// fir_filter
module fir_filter
#(
    parameter NUM_ELEMENTS = 7
)
(
    input clk,
    input rst,
    input [ 7 : 0 ] weight_data,
    input [ 2 : 0 ] weight_idx,
    input weight_valid,
    output weight_ready,
    input [ 7 : 0 ] input_data,
    input input_valid,
    output input_ready,
    output [ 15 : 0 ] output_data,
    input output_ready,
    output output_valid
);
    assign weight_ready = 1;
    assign input_ready = 1;
    assign output_valid = 1;
    reg [7:0] weights [NUM_ELEMENTS-1:0];
    reg [7:0] values [NUM_ELEMENTS-1:0];
    integer i;
    always@(posedge clk)begin
        if (rst)begin
            for (i = 0; i< NUM_ELEMENTS; i = i+1)
                weights[i] = 0;
        end else if (weight_valid)
            weights[weight_idx] = weight_data;
        for (i = NUM_ELEMENTS-1; i> 0; i=i-1)begin
            values[i] <= rst?0:values[i-1];
        end
        values[0] <= rst?0:input_data;
    end
    wire [15:0] intermediate_sums [NUM_ELEMENTS-1:0];
    assign output_data = intermediate_sums[NUM_ELEMENTS-1];  
    generate
        genvar j;
        for (j = 0; j<NUM_ELEMENTS; j=j+1)begin:summation
            assign intermediate_sums[j] = (j?intermediate_sums[j-1]:0) + values[j]*weights[j];
        end
    endgenerate
endmodule
Size: about 2400 cells after synthesis, about 110 flip-flops, about 43 I/O pins, ~0.020 mm^2 of cells after synthesis.
clock: 7.58 ns
lec_check: 0
abc_area: 1
cap_margin: 30
core_margin: 2
core_utilization: 72
cts_cluster_diameter: 31
place_density: 0.35
slew_margin: 20
run.sh (not shown) runs the stock make flow with config.mk's settings and CLKGATE_MAP_FILE=.
The starting point completed, yet does not pass: negative setup slack.
Then changed:
--- a/flow/config.mk
+++ b/flow/config.mk
@@ -8,2 +8 @@
-export ABC_AREA = 1
-export CAP_MARGIN = 30
+export CAP_MARGIN = 20
@@ -11,3 +10 @@
-export CORE_UTILIZATION = 72
-export CTS_CLUSTER_DIAMETER = 31
-export PLACE_DENSITY = 0.35
+export CORE_UTILIZATION = 64
@@ -14,0 +12 @@
+export TNS_END_PERCENT = 5
==> flow/constraint.sdc (replaced) <==
create_clock -name core_clock -period 9.99 [get_ports {clk}]
set_input_delay 1.9980 -clock core_clock [delete_from_list [all_inputs] [get_ports {clk}]]
set_output_delay 1.9980 -clock core_clock [all_outputs]
set_load 0.01 [all_outputs]
Outcome: Now the flow completed with no timing, DRC or antenna violations; power shrinks by 50%; hold slack improved by 0.040 ns; final cell count shrinks by 20%; worst setup slack improved by 1.5 ns; die size grows by 6.0%; sequential share of layout area grows by 1.6 points; cell area shrinks by 13%; critical path depth shrinks by 1.

* * *

Starting RTL as in the previous note.
clock: 6.32 ns
lec_check: 0
abc_area: 0
cap_margin: 0
core_aspect_ratio: 0.75
core_margin: 2
core_utilization: 72
cts_cluster_diameter: 244
cts_cluster_size: 13
hold_slack_margin: -0.04
place_density: 0.38
setup_slack_margin: 1.35
slew_margin: 20
tns_end_percent: 10
The starting point produced a layout that fails on negative setup slack.
Then changed:
ABC_AREA = default   (was 0)
CAP_MARGIN = 20   (was 0)
CORE_ASPECT_RATIO = default   (was 0.75)
CORE_UTILIZATION = 50   (was 72)
CTS_CLUSTER_SIZE = 93   (was 13)
HOLD_SLACK_MARGIN = default   (was -0.04)
PLACE_DENSITY = default   (was 0.38)
SETUP_SLACK_MARGIN = default   (was 1.35)
TNS_END_PERCENT = default   (was 10)
clock period = 11.2 ns   (was 6.32 ns; I/O delays follow)
Effect: Now the flow completed with no timing, DRC or antenna violations; global-route usage fell by 13 points; synthesized cell count is unchanged; non-clock buffer count fell by 177; count of clock-buffer cells in the layout is unchanged; synthesized area does not change.
Then changed:
CAP_MARGIN = 30   (was 20)
CORE_UTILIZATION = 70   (was 50)
CTS_CLUSTER_DIAMETER = 31   (was 244)
CTS_CLUSTER_SIZE = default   (was 93)
clock period = 7.58 ns   (was 11.2 ns; I/O delays follow)
Result: This time the run completed, yet does not pass: negative setup slack; routed wire length went up by 8.5%; register-to-register slack got worse by 3700 ps; first-iteration DRC count went up by about 43%.
Then changed:
CAP_MARGIN = 20   (was 30)
CORE_UTILIZATION = 40   (was 70)
CTS_CLUSTER_DIAMETER = default   (was 31)
clock period = 13.0 ns   (was 7.58 ns; I/O delays follow)
Effect:
- With this change the flow produced a clean layout
- utilization falls by 41 points
- final area falls by 8.7%
- flip-flop count stays the same
- non-clock buffer count falls by 232
- power falls by 52%
- synthesized area does not change
- setup slack gains 3200 ps
- worst hold slack gains 35 ps
- final cell count rises by 1.6%
Then changed:
clock period = 11.4 ns   (was 13.0 ns; I/O delays follow)
Outcome: Power climbs by 14%; clock power climbs by 14%; clock skew hardly moves; global-route usage stays flat; die area stays the same.
Then changed:
CTS_CLUSTER_DIAMETER = 282   (was default)
CTS_CLUSTER_SIZE = 98   (was default)
PLACE_DENSITY = 0.41   (was default)
clock period = 13.0 ns   (was 11.4 ns; I/O delays follow)
Result: Non-clock buffer count is lower by 1; global-route usage is higher by 3.4 points; power is lower by roughly a tenth; design area barely changes; worst hold slack loses 18 ps.
Power figures rest on the tool's default switching activity, not on a simulated workload.
